// battleship
module battleship(
input wire clk,
input wire rst,  
input wire ARDUINO_A0,    
input wire ARDUINO_A1,    
input wire ARDUINO_A2,    
input wire ARDUINO_A3,    
output reg ARDUINO_IO0,   
output reg ARDUINO_IO1,   
output reg ARDUINO_IO2,   
output reg ARDUINO_IO6,   
output reg ARDUINO_IO7,   
output reg ARDUINO_IO8,   
output reg ARDUINO_IO9,   
output reg ARDUINO_IO10,  
output reg ARDUINO_IO11,  
output reg ARDUINO_A4,  
output reg ARDUINO_A5,  
output reg PMOD1_D0_P,  
output reg PMOD1_D0_N,  
output reg PMOD1_D1_P,  
output reg PMOD1_D1_N,  
output reg PMOD1_D2_P,  
output reg PMOD1_D2_N,  
output reg PMOD2_D0_P,  
output reg PMOD2_D0_N,  
output reg PMOD2_D1_P,  
output reg PMOD2_D2_P,  
output reg PMOD2_D2_N,  
output reg PMOD2_D3_P,  
output reg ARDUINO_IO3,   
output reg ARDUINO_IO4,   
output reg ARDUINO_IO5    
);
Size in the first run: ~1500 cells after synthesis, ~190 flip-flops, about 10000 um2 of cells after synthesis.
make LEC_CHECK=0 ABC_AREA=1 CAP_MARGIN=20 CORE_ASPECT_RATIO=1.86 CORE_MARGIN=5 CORE_UTILIZATION=65 CTS_CLUSTER_SIZE=79 SLEW_MARGIN=20 TNS_END_PERCENT=90 finish   # period 4.1 ns
run.sh (not shown) runs the stock make flow with config.mk's settings and CLKGATE_MAP_FILE=.
The starting point went through all stages and came out clean.
Edit:
Settings changed: CORE_ASPECT_RATIO 1.86 to default, CORE_MARGIN 5 to 2, CORE_UTILIZATION 65 to 64, CTS_CLUSTER_SIZE 79 to default, TNS_END_PERCENT 90 to default.
Clock period 4.1 ns to 3.28 ns, I/O delays scaled along.
What happened: Wire length came out lower by 6.5%. Fmax grows by 18%. Design area is higher by 0.97%. Count of clock-buffer cells in the layout goes up by 4.
Edit:
Settings changed: ABC_AREA 1 to default, CORE_UTILIZATION 64 to 40.
Clock period 3.28 ns to 5.0 ns, I/O delays scaled along.
Critical path depth goes down by 9.
Utilization goes down by 27 points.
Sequential share of layout area goes up by 2.6 points.
Worst hold slack gets worse by 0.014 ns.
Routed wire length goes down by 14%.
Worst setup slack gets better by 0.49 ns.
Edit:
Settings changed: CELL_PAD_IN_SITES_GLOBAL_PLACEMENT from default to 3, GPL_TIMING_DRIVEN from default to 0, SLEW_MARGIN 20 to 35.
Outcome: Routed wire length goes up by about a fifth; sequential cell count does not change; die area stays the same; via count goes up by a few percent; final cell count goes up by a few percent; worst setup slack is better by 0.10 ns; power goes up by a few percent; clock skew goes up by 0.0049 ns.

========
## run A
battleship again, from the RTL that the note above started with.
clock: 4.6 ns
lec_check: 0
cap_margin: 20
core_aspect_ratio: 1.96
core_margin: 2
core_utilization: 52
cts_cluster_diameter: 362
cts_cluster_size: 100
max_routing_layer: met4
min_routing_layer: met1
place_density_lb_addon: 0.03
setup_slack_margin: 1.26
slew_margin: 20
Looking at the reports, run A completed the entire flow and the layout it produced met the timing, design-rule and antenna checks.
Relative to run A, the following input files were edited for run B:
- CORE_ASPECT_RATIO: 1.96 -> unset
- PLACE_DENSITY_LB_ADDON: 0.03 -> unset
- CTS_CLUSTER_SIZE: 100 -> 36
- CTS_CLUSTER_DIAMETER: 362 -> 28
- SLEW_MARGIN: 20 -> 35
- CAP_MARGIN: 20 -> 0
- CORE_UTILIZATION: 52 -> 72
Results
On run B: total number of vias is 4.9% higher than what run A gave. Measured against each other, run A and run B differ in post-detailed-placement half-perimeter wirelength, the higher figure coming from run A. When run B is measured against run A, its flip-flop and latch share of the layout cell area turns out 0.50 points lower. Run B vs. run A: wire length after detailed routing moved up; area of combinational cells with multiple inputs moved up; setup fix buffers added after clock tree synthesis moved up. Per the comparison of run B with run A, DRC violation total after the first TritonRoute iteration went up about 220%, area of the die moved down, post-layout worst setup margin now smaller. Going from run A to run B, count of placed standard cells in the final layout, fillers left out shrank by a few percent.
Here is what was changed in the inputs of run C compared with run B.
- changing CORE_UTILIZATION from 72 to 52
- changing CTS_CLUSTER_SIZE from 36 to 45
- changing CAP_MARGIN from 0 to 20
- changing CORE_MARGIN from 2 to 10
- setting CORE_ASPECT_RATIO to 0.5 for the first time
- changing SLEW_MARGIN from 35 to 20
- setting PLACE_DENSITY_LB_ADDON to 0.03 for the first time
- changing CTS_CLUSTER_DIAMETER from 28 to 63
--- outcome ---
| met2 routed wirelength | run C vs run B | about 10% lower |
Comparing run C against run B, there is no change at all in synthesis-stage register bit count.
Re weighted congestion at the end of routability-driven global placement: run B was higher than run C.
~same fmax in run B and run C
Run C vs run B — detailed-route wire length dropped 2.1%.
Density: run C sparser than run B
The run showing the smaller number of filler cells placed in the layout is run B.
Run C: placed cell count higher than run B
Between run B and run C, the share of total power in the clock network is lower for run C.
Compared with run B, run C shows a lower routed via count.
> inputs changed (run C -> run D)
- SETUP_SLACK_MARGIN removed (was 1.26)
- ABC_AREA newly set to 1
- TNS_END_PERCENT newly set to 40
- CORE_MARGIN changed from 10 to 2
- CORE_UTILIZATION changed from 52 to 72
- CORE_ASPECT_RATIO removed (was 0.5)
- the clock period (ns, I/O delays scaled along) changed from 4.6 to 3.02
[compare] base=run C new=run D: post-synthesis net count went up by 344; relative contribution of the clock network to total power went up by 1.8 points; final cell count went up by 318; area after synthesis went up by 7.6%.
Run D finished every stage; the final checks, however, were not passed, the failures being setup timing.

========
## job 9523
Starting RTL as in the previous note.
==> flow/config.mk <==
export PLATFORM = sky130hd
export DESIGN_NAME = battleship
export DESIGN_NICKNAME = battleship
export VERILOG_FILES = /design/flow/design.v
export SDC_FILE = /design/flow/constraint.sdc
export NUM_CORES = 4
export LEC_CHECK = 0
export CAP_MARGIN = 20
export CORE_ASPECT_RATIO = 0.5
export CORE_MARGIN = 2
export CORE_UTILIZATION = 52
export CTS_CLUSTER_DIAMETER = 342
export CTS_CLUSTER_SIZE = 100
export MAX_ROUTING_LAYER = met4
export MIN_ROUTING_LAYER = met1
export PLACE_DENSITY_LB_ADDON = 0.03
export SETUP_SLACK_MARGIN = 0.57
export SLEW_MARGIN = 20
export TNS_END_PERCENT = 30
==> flow/constraint.sdc <==
create_clock -name core_clock -period 4.6 [get_ports {clk}]
set_input_delay 0.9200 -clock core_clock [delete_from_list [all_inputs] [get_ports {clk}]]
set_output_delay 0.9200 -clock core_clock [all_outputs]
set_load 0.01 [all_outputs]
Here is what was changed in the inputs of job 5497 compared with job 9523.
Settings: CTS_CLUSTER_SIZE: 100 -> 45; CORE_UTILIZATION: 52 -> 70; TNS_END_PERCENT: 30 -> unset; CTS_CLUSTER_DIAMETER: 342 -> 63; SETUP_SLACK_MARGIN: 0.57 -> unset; CORE_ASPECT_RATIO: 0.5 -> unset; the clock period (ns, I/O delays scaled along): 4.6 -> 3.02.
Results
In job 5497, final area is higher than in job 9523.
Summary across job 5497 and job 9523: the single failing run is job 5497.
To summarise job 5497: no stage aborted, but the layout did not pass its checks, failing on setup timing.
Between job 5497 and job 9523, it is job 5497 whose layout filler cell count is lower, by 1017.
In the flow results for job 5497 and job 9523, the share of the final layout cell area in sequential cells is smaller on job 5497.
Summary of job 5497 over job 9523: final cell count went up by 0.56%; fmax has increased.
Job 5497 against job 9523: length of the first detailed-routing pass in iterations grew by 3, well-tap cell count shrank by 64.
> inputs changed (job 5497 -> job 8984)
Settings: CORE_UTILIZATION now 52, was 70; CTS_CLUSTER_SIZE now 99, was 45; SETUP_SLACK_MARGIN now -0.26, previously not set; CTS_CLUSTER_DIAMETER now 336, was 63; the clock period (ns, I/O delays scaled along) now 4.6, was 3.02.
==> comparison <==
Job 8984 reached the end of the flow, and the finished layout is clean on the timing, design-rule and antenna checks. When the final numbers for job 5497 and job 8984 were put side by side, the combined global-route utilization of all metal layers turned out to be greater in job 5497. Job 5497 -> job 8984: number of well taps increased by more than a quarter. Job 8984: achievable frequency 0.033 GHz below job 5497. The standard cells in job 8984 occupy less silicon area than those in job 5497 do. Final net count ended up 73 lower on job 8984 than on job 5497. Job 8984 gives more top fanout value on the critical path than job 5497 did.
Input-level comparison between job 7806 and job 8984:
Settings: CTS_CLUSTER_SIZE: 99 -> 45; CTS_CLUSTER_DIAMETER: 336 -> 63; SETUP_SLACK_MARGIN: -0.26 -> 1.26.
### Flow results
- Cmp job 8984 and job 7806 / share of the clock period used by the worst path / lower: job 7806
- Sort job 8984 and job 7806 by pre-CTS worst setup slack, descending, and job 7806 comes first.
- When the final numbers for job 8984 and job 7806 were put side by side, the fmax turned out to be greater in job 7806.
- Setup slack: job 7806 more than job 8984
- The relative area change from synthesis to final layout of job 7806 is higher than that of job 8984.
[inputs] job 1738 vs job 7806
Settings: changing CORE_UTILIZATION from 52 to 70; removing SETUP_SLACK_MARGIN (formerly 1.26); changing the clock period (ns, I/O delays scaled along) from 4.6 to 2.99.
[summary]
Job 1738 finished every stage; the final checks, however, were not passed, the failures being setup timing. Changes observed in job 1738 relative to job 7806: worst ir drop on vdd rose about 80%; area of the chip fell about 25%; sum of buffers and inverters on the critical path fell 2; floorplan core density rose 19 points; critical path depth fell 2. Going from job 7806 to job 1738, hold slack rose by 12 ps, smallest setup slack after layout moved down, relative contribution of combinational cells to total power stayed essentially flat, die height went down 13%. From job 7806 to job 1738 the numbers moved as follows: met1 capacity usage during global routing now larger; synthesis-to-finish area growth now larger.
Power and IR drop assume default switching activity.
